==> run K <==
// Runner2048
module Runner2048 (board_clk, VGA_R, VGA_G, VGA_B, hsync, vsync, clk, blank_n, rst, inputnums);
Settings: LEC_CHECK=0, ABC_AREA=1, CAP_MARGIN=20, CORE_MARGIN=2, CORE_UTILIZATION=72, CTS_CLUSTER_SIZE=80, SETUP_SLACK_MARGIN=1.6, SLEW_MARGIN=20; clock period 6.34 ns.
run.sh (not shown) runs the stock make flow with config.mk's settings and CLKGATE_MAP_FILE=.
==> run F: changes against run K <==
CTS_CLUSTER_DIAMETER = 397   (was not set)
CTS_CLUSTER_SIZE = not set   (was 80)
SETUP_SLACK_MARGIN = not set   (was 1.6)
==> flow/constraint.sdc (replaced) <==
create_clock -name core_clock -period 10.7 [get_ports {board_clk}]
set_input_delay 2.1400 -clock core_clock [delete_from_list [all_inputs] [get_ports {board_clk}]]
set_output_delay 2.1400 -clock core_clock [all_outputs]
set_load 0.01 [all_outputs]
==> qor summary <==
Run status: run F timing/DRC/antenna clean; run K timing/DRC/antenna clean
First DRT Iteration DRCs: run F 9,321; run K 10,694
Insertion delay at the late pin of the worst-skew pair: run F 0.66 ns; run K 0.68 ns
Largest net degree at the start of global routing: run F 168; run K 170
Wire length on met2: run F 74,600 µm; run K 74,900 µm
Highest-delay cell along the critical path: run F nand2_1; run K dfrtp_1
Initial antenna violation count: run F 15; run K 16
WP buf/inv: run F 4; run K 1
CTS Buf Count: run F 52; run K 53
Number of cells traversed by the worst register-to-register path: run F 23; run K 21
DPL Wire Length: run F 140,000 µm; run K 143,000 µm
Number of clock buffer instances in the layout: run F 68; run K 67
Kind of critical path: run F input port to flip-flop; run K flip-flop to flip-flop
Minimum setup slack in the final design: run F 5.13 ns; run K 1.55 ns
Worst reg2reg setup slack: run F 5.35 ns; run K 1.55 ns
Number of detailed-route iterations in the first pass: run F 13; run K 12
Vias per cell: run F 6.98; run K 7.05

========
==> inputs of 10-24 <==
Starting RTL as in the previous note.
clock: 8.22 ns
lec_check: 0
cap_margin: 25
core_aspect_ratio: 0.77
core_margin: 2
core_utilization: 50
cts_cluster_diameter: 318
cts_cluster_size: 53
min_routing_layer: met2
place_density_lb_addon: 0.27
setup_slack_margin: -0.39
slew_margin: 35
==> 04-14 (differences from 10-24) <==
Settings changed: CAP_MARGIN 25 to 20, CORE_ASPECT_RATIO 0.77 to not set, CORE_UTILIZATION 50 to 68, CTS_CLUSTER_DIAMETER 318 to 93, CTS_CLUSTER_SIZE 53 to not set, MAX_ROUTING_LAYER set to met4, MIN_ROUTING_LAYER met2 to not set, PLACE_DENSITY_LB_ADDON 0.27 to not set, SETUP_SLACK_MARGIN -0.39 to not set, SLEW_MARGIN 35 to 20, TNS_END_PERCENT set to 5.
==> flow/constraint.sdc (replaced) <==
create_clock -name core_clock -period 15.5 [get_ports {board_clk}]
set_input_delay 3.1000 -clock core_clock [delete_from_list [all_inputs] [get_ports {board_clk}]]
set_output_delay 3.1000 -clock core_clock [all_outputs]
set_load 0.01 [all_outputs]
==> 09-09 (differences from 10-24) <==
Settings changed: CAP_MARGIN 25 to 5, CELL_PAD_IN_SITES_DETAIL_PLACEMENT set to 2, CELL_PAD_IN_SITES_GLOBAL_PLACEMENT set to 1, CORE_ASPECT_RATIO 0.77 to not set, CORE_UTILIZATION 50 to 40, CTS_CLUSTER_DIAMETER 318 to 106, CTS_CLUSTER_SIZE 53 to not set, MAX_ROUTING_LAYER set to met4, PLACE_DENSITY_LB_ADDON 0.27 to not set, SETUP_SLACK_MARGIN -0.39 to 2.13, SLEW_MARGIN 35 to 40, TNS_END_PERCENT set to 40.
==> flow/constraint.sdc (replaced) <==
create_clock -name core_clock -period 20.0 [get_ports {board_clk}]
set_input_delay 4.0000 -clock core_clock [delete_from_list [all_inputs] [get_ports {board_clk}]]
set_output_delay 4.0000 -clock core_clock [all_outputs]
set_load 0.01 [all_outputs]
==> qor summary <==
| metric | 04-14 | 09-09 | 10-24 |
|---|---|---|---|
| Syn_nets | 5428 | 5428 | 5428 |
| Core Footprint | 64000 um^2 | 109000 um^2 | 87000 um^2 |
| Status | timing/DRC/antenna clean | aborted with a tool error | aborted with a tool error |
| Stage where the flow stopped | - | 5_1_grt | 5_1_grt |
| Total cells reported by yosys after synthesis | 5127 | 5127 | 5127 |
| Core Rows | 93 | 121 | 95 |
| Number of H-tree levels | 2 | 2 | 1 |
| Chip height | 258 um | 335 um | 264 um |
| Placement Cell Area | 44400 um^2 | 45700 um^2 | 45100 um^2 |
| Detailed Place HPWL | 133 mm | 176 mm | 154 mm |
| Die area | 66400 um^2 | 112000 um^2 | 90000 um^2 |
| Weighted congestion reported at the end of routability-driven placement | 1.11 | 1.13 | 1.23 |
| Effective utilization at floorplan | 68.4% | 40.3% | 50.3% |
| Cell total after placement | 5747 | 6363 | 6080 |
| Horizontal die dimension | 258 um | 335 um | 341 um |
| Worst setup slack before clock tree synthesis | 8620 ps | 11750 ps | 2180 ps |
| CTS Buf Count | 53 | 58 | 12 |

========
==> job 4892 <==
Starting RTL as in the previous note.
==> flow/design.v (excerpt) <==
module Runner2048 (board_clk, VGA_R, VGA_G, VGA_B, hsync, vsync, clk, blank_n, rst, inputnums);
export LEC_CHECK = 0
export ABC_AREA = 1
export CAP_MARGIN = 5
export CORE_MARGIN = 2
export CORE_UTILIZATION = 72
export CTS_CLUSTER_DIAMETER = 27
export CTS_CLUSTER_SIZE = 80
export PLACE_DENSITY_LB_ADDON = 0.2
export SETUP_SLACK_MARGIN = 1.6
export SLEW_MARGIN = 20
create_clock -name core_clock -period 6.34 [get_ports {board_clk}]
==> inputs of job 6745, as changes to job 4892 <==
==> flow/config.mk (replaced) <==
export PLATFORM = sky130hd
export DESIGN_NAME = Runner2048
export DESIGN_NICKNAME = Runner2048
export VERILOG_FILES = /design/flow/design.v
export SDC_FILE = /design/flow/constraint.sdc
export NUM_CORES = 4
export LEC_CHECK = 0
export CAP_MARGIN = 20
export CORE_MARGIN = 2
export CORE_UTILIZATION = 66
export SLEW_MARGIN = 20
==> flow/constraint.sdc (replaced) <==
create_clock -name core_clock -period 4.44 [get_ports {board_clk}]
set_input_delay 0.8880 -clock core_clock [delete_from_list [all_inputs] [get_ports {board_clk}]]
set_output_delay 0.8880 -clock core_clock [all_outputs]
set_load 0.01 [all_outputs]
==> inputs of job 519, as changes to job 4892 <==
==> flow/config.mk (replaced) <==
export PLATFORM = sky130hd
export DESIGN_NAME = Runner2048
export DESIGN_NICKNAME = Runner2048
export VERILOG_FILES = /design/flow/design.v
export SDC_FILE = /design/flow/constraint.sdc
export NUM_CORES = 4
export LEC_CHECK = 0
export CAP_MARGIN = 20
export CORE_MARGIN = 2
export CORE_UTILIZATION = 16
export SLEW_MARGIN = 20
==> flow/constraint.sdc (replaced) <==
create_clock -name core_clock -period 25.1 [get_ports {board_clk}]
set_input_delay 5.0200 -clock core_clock [delete_from_list [all_inputs] [get_ports {board_clk}]]
set_output_delay 5.0200 -clock core_clock [all_outputs]
set_load 0.01 [all_outputs]
==> deck_impl_summary.md <==
Flow Results at a Glance

Placed design
  • Placed Instances: 7,639

Clocking
  • Num CTS Buffers: 120

Critical path
  • Critical R2R Launch: row1[2][4]

Synthesis
  • Top area cell types: dfrtp_1 (25%), nand2_1 (15%), ha_1 (7.5%), inv_1 (7.3%), nand3_1 (5.8%)

Status
  • Status: complete, no violations

Global routing
  • Initial antenna violation count: 17

Timing
  • RSZ-0062 raised after global routing: no
Source of the figures above: job 4892

==> deck_impl_summary.md <==
Flow Results at a Glance

Global routing
  • Initial antenna violation count: 6

Timing
  • Setup slack after layout: 16.96 ns
  • Final worst path period share: 32.4%

Synthesis
  • Top area cell types: dfrtp_1 (26%), mux2_2 (8.4%), ha_1 (7.7%), xnor2_1 (4.0%), o21ai_0 (3.8%)

Cells and area
  • Layout area overhead: 13.6%

Status
  • Status: complete, no violations

Placed design
  • Placed Instances: 8,493

Critical path
  • Critical R2R Launch: vert0[2][3]
Source of the figures above: job 519

==> deck_impl_summary.md <==
Flow Results at a Glance

Timing
  • RSZ-0062 raised after global routing: yes
  • Final setup fails: 197
  • Setup slack after layout: -0.598 ns

Status
  • Violated Checks: negative setup slack
  • Status: complete, but fails checks

Synthesis
  • Top area cell types: dfrtp_1 (26%), mux2_2 (8.4%), ha_1 (7.7%), xnor2_1 (4.0%), o21ai_0 (3.8%)

Placed design
  • Placed Instances: 6,455

Critical path
  • Critical R2R Launch: vert2[2][3]

Global routing
  • Initial antenna violation count: 19
Source of the figures above: job 6745


========
==> inputs of cedar <==
Runner2048 again, from the RTL that the note above started with.
Design Runner2048, start of the top module:
module Runner2048 (board_clk, VGA_R, VGA_G, VGA_B, hsync, vsync, clk, blank_n, rst, inputnums);
clock: 4.49 ns
lec_check: 0
cap_margin: 20
core_margin: 2
core_utilization: 72
place_density: 0.95
setup_slack_margin: -0.31
slew_margin: 20
tns_end_percent: 5
==> fjord: changes against cedar <==
- CORE_UTILIZATION: 72 -> 70
- MAX_ROUTING_LAYER: default -> met4
- PLACE_DENSITY: 0.95 -> default
- SETUP_SLACK_MARGIN: -0.31 -> 1.28
- TNS_END_PERCENT: 5 -> default
==> flow/constraint.sdc (replaced) <==
create_clock -name core_clock -period 4.88 [get_ports {board_clk}]
set_input_delay 0.9760 -clock core_clock [delete_from_list [all_inputs] [get_ports {board_clk}]]
set_output_delay 0.9760 -clock core_clock [all_outputs]
set_load 0.01 [all_outputs]
==> ember: changes against cedar <==
- CAP_MARGIN: 20 -> 30
- CORE_ASPECT_RATIO: default -> 1.33
- CORE_UTILIZATION: 72 -> 27
- GPL_TIMING_DRIVEN: default -> 1
- MAX_ROUTING_LAYER: default -> met4
- MIN_ROUTING_LAYER: default -> met2
- PLACE_DENSITY: 0.95 -> default
- PLACE_DENSITY_LB_ADDON: default -> 0.1
- SETUP_SLACK_MARGIN: -0.31 -> default
- TNS_END_PERCENT: 5 -> default
==> flow/constraint.sdc (replaced) <==
create_clock -name core_clock -period 4.47 [get_ports {board_clk}]
set_input_delay 0.8940 -clock core_clock [delete_from_list [all_inputs] [get_ports {board_clk}]]
set_output_delay 0.8940 -clock core_clock [all_outputs]
set_load 0.01 [all_outputs]
==> willow: changes against cedar <==
- ABC_AREA: default -> 1
- CORE_UTILIZATION: 72 -> 70
- CTS_CLUSTER_DIAMETER: default -> 254
- MAX_ROUTING_LAYER: default -> met4
- PLACE_DENSITY: 0.95 -> default
- PLACE_DENSITY_LB_ADDON: default -> 0.11
- SETUP_SLACK_MARGIN: -0.31 -> 1.28
- TNS_END_PERCENT: 5 -> default
==> flow/constraint.sdc (replaced) <==
create_clock -name core_clock -period 4.88 [get_ports {board_clk}]
set_input_delay 0.9760 -clock core_clock [delete_from_list [all_inputs] [get_ports {board_clk}]]
set_output_delay 0.9760 -clock core_clock [all_outputs]
set_load 0.01 [all_outputs]
==> comparison table <==
|  | ember | cedar | fjord | willow |
|---|---|---|---|---|
| Status | failed layout checks | aborted with a tool error | failed layout checks | aborted with a tool error |
| Last stage reached | - | 5_1_grt | - | 5_1_grt |
| Violated checks | setup timing | - | setup timing | - |
| Startpoint of the most critical setup path | row1[2][0] | - | vert2[2][1] | - |
| Total tool warning count | 34 | - | 39 | - |
| Vias after detailed routing | 67600 | - | 51900 | - |
| Combinational Area | 0.0322 mm^2 | - | 0.0331 mm^2 | - |
| Count of placed standard cells in the final layout, fillers left out | 8410 | - | 6342 | - |
| Number of buffers created by CTS | 60 | 53 | 52 | 53 |
| Largest fanout on the critical path | 6 | - | 7 | - |
| Chip area line of the yosys report | 0.0438 mm^2 | 0.0438 mm^2 | 0.0438 mm^2 | 0.0454 mm^2 |
| Final number of max-transition violations | 0 | - | 0 | - |
| Summed negative setup slack over all endpoints | -33.49 ns | - | -8.14 ns | - |
| Top-count cell post-synth | sky130_fd_sc_hd__dfrtp_1 | sky130_fd_sc_hd__dfrtp_1 | sky130_fd_sc_hd__dfrtp_1 | sky130_fd_sc_hd__nand2_1 |
| Syn_area_per_cell | 8.54 um^2 | 8.54 um^2 | 8.54 um^2 | 6.51 um^2 |
| Floorplan Nets | 5428 | 5428 | 5428 | 7265 |
| Critical Path Source Type | register | - | register | - |
| AND-OR/OR-AND share of the synthesized area | 24.2% | 24.2% | 24.2% | 16.3% |
| Hold Path Cell Cnt | 0 | - | 0 | - |
| Number of cells in Yosys stat | 5127 | 5127 | 5127 | 6964 |
| FP Util | 27.2% | 72.7% | 70.8% | 70.6% |
| Total Routed Length | 281 mm | - | 210 mm | - |

========
==> juniper <==
Runner2048 again, from the RTL that the note above started with.
Settings: LEC_CHECK=0, ABC_AREA=1, CAP_MARGIN=20, CORE_MARGIN=2, CORE_UTILIZATION=72, CTS_CLUSTER_DIAMETER=397, PLACE_DENSITY=0.4, SETUP_SLACK_MARGIN=2.12, SLEW_MARGIN=20; clock period 10.7 ns.
==> xenon: changes against juniper <==
ABC_AREA = default   (was 1)
CORE_UTILIZATION = 65   (was 72)
CTS_CLUSTER_DIAMETER = default   (was 397)
PLACE_DENSITY = default   (was 0.4)
SETUP_SLACK_MARGIN = 1.22   (was 2.12)
==> flow/constraint.sdc (replaced) <==
create_clock -name core_clock -period 4.82 [get_ports {board_clk}]
set_input_delay 0.9640 -clock core_clock [delete_from_list [all_inputs] [get_ports {board_clk}]]
set_output_delay 0.9640 -clock core_clock [all_outputs]
set_load 0.01 [all_outputs]
==> sierra: changes against juniper <==
ABC_AREA = default   (was 1)
CORE_UTILIZATION = 40   (was 72)
CTS_CLUSTER_DIAMETER = default   (was 397)
PLACE_DENSITY = default   (was 0.4)
SETUP_SLACK_MARGIN = default   (was 2.12)
==> flow/constraint.sdc (replaced) <==
create_clock -name core_clock -period 7.3 [get_ports {board_clk}]
set_input_delay 1.4600 -clock core_clock [delete_from_list [all_inputs] [get_ports {board_clk}]]
set_output_delay 1.4600 -clock core_clock [all_outputs]
set_load 0.01 [all_outputs]
==> quartz: changes against juniper <==
ABC_AREA = default   (was 1)
CAP_MARGIN = 15   (was 20)
CORE_UTILIZATION = 70   (was 72)
CTS_CLUSTER_DIAMETER = default   (was 397)
CTS_CLUSTER_SIZE = 30   (was default)
PLACE_DENSITY = default   (was 0.4)
SETUP_SLACK_MARGIN = 1.22   (was 2.12)
==> flow/constraint.sdc (replaced) <==
create_clock -name core_clock -period 4.82 [get_ports {board_clk}]
set_input_delay 0.9640 -clock core_clock [delete_from_list [all_inputs] [get_ports {board_clk}]]
set_output_delay 0.9640 -clock core_clock [all_outputs]
set_load 0.01 [all_outputs]
==> deck_impl_summary.md <==
Implementation Results

Die
  – Full die area: 69460 um2

Critical path
  – Worst reg2reg path startpoint: vert2[1][0]

Clock network
  – CTS tree: built

Final timing
  – Final setup margin: 0.2047 ns

Run status
  – Outcome: complete, no violations

Cells and area
  – Flop Count: 454
Source of the figures above: xenon

==> deck_impl_summary.md <==
Implementation Results

Final timing
  – Final setup margin: 5.130 ns

Die
  – Full die area: 65030 um2

Critical path
  – Worst reg2reg path startpoint: row0[2][0]

Run status
  – Outcome: complete, no violations

Clock network
  – CTS tree: built
Source of the figures above: juniper

==> deck_impl_summary.md <==
Implementation Results

Run status
  – Outcome: complete, no violations

Clock network
  – CTS tree: built

Cells and area
  – Flop Count: 454

Final timing
  – Final setup margin: 0.9895 ns
Source of the figures above: sierra

==> deck_impl_summary.md <==
Flow Results at a Glance

Run status
  – Log Error: [ERROR GRT-0232] Routing congestion too high. Check the congestion heatmap in the GUI.
  – Stop stage: global routing (5_1_grt)
  – Outcome: did not finish

Die
  – Full die area: 64570 um2

Yosys
  – Main logic family after synthesis: AND-OR/OR-AND gates

Global routing
  – GR peak layer: met2
Source of the figures above: quartz

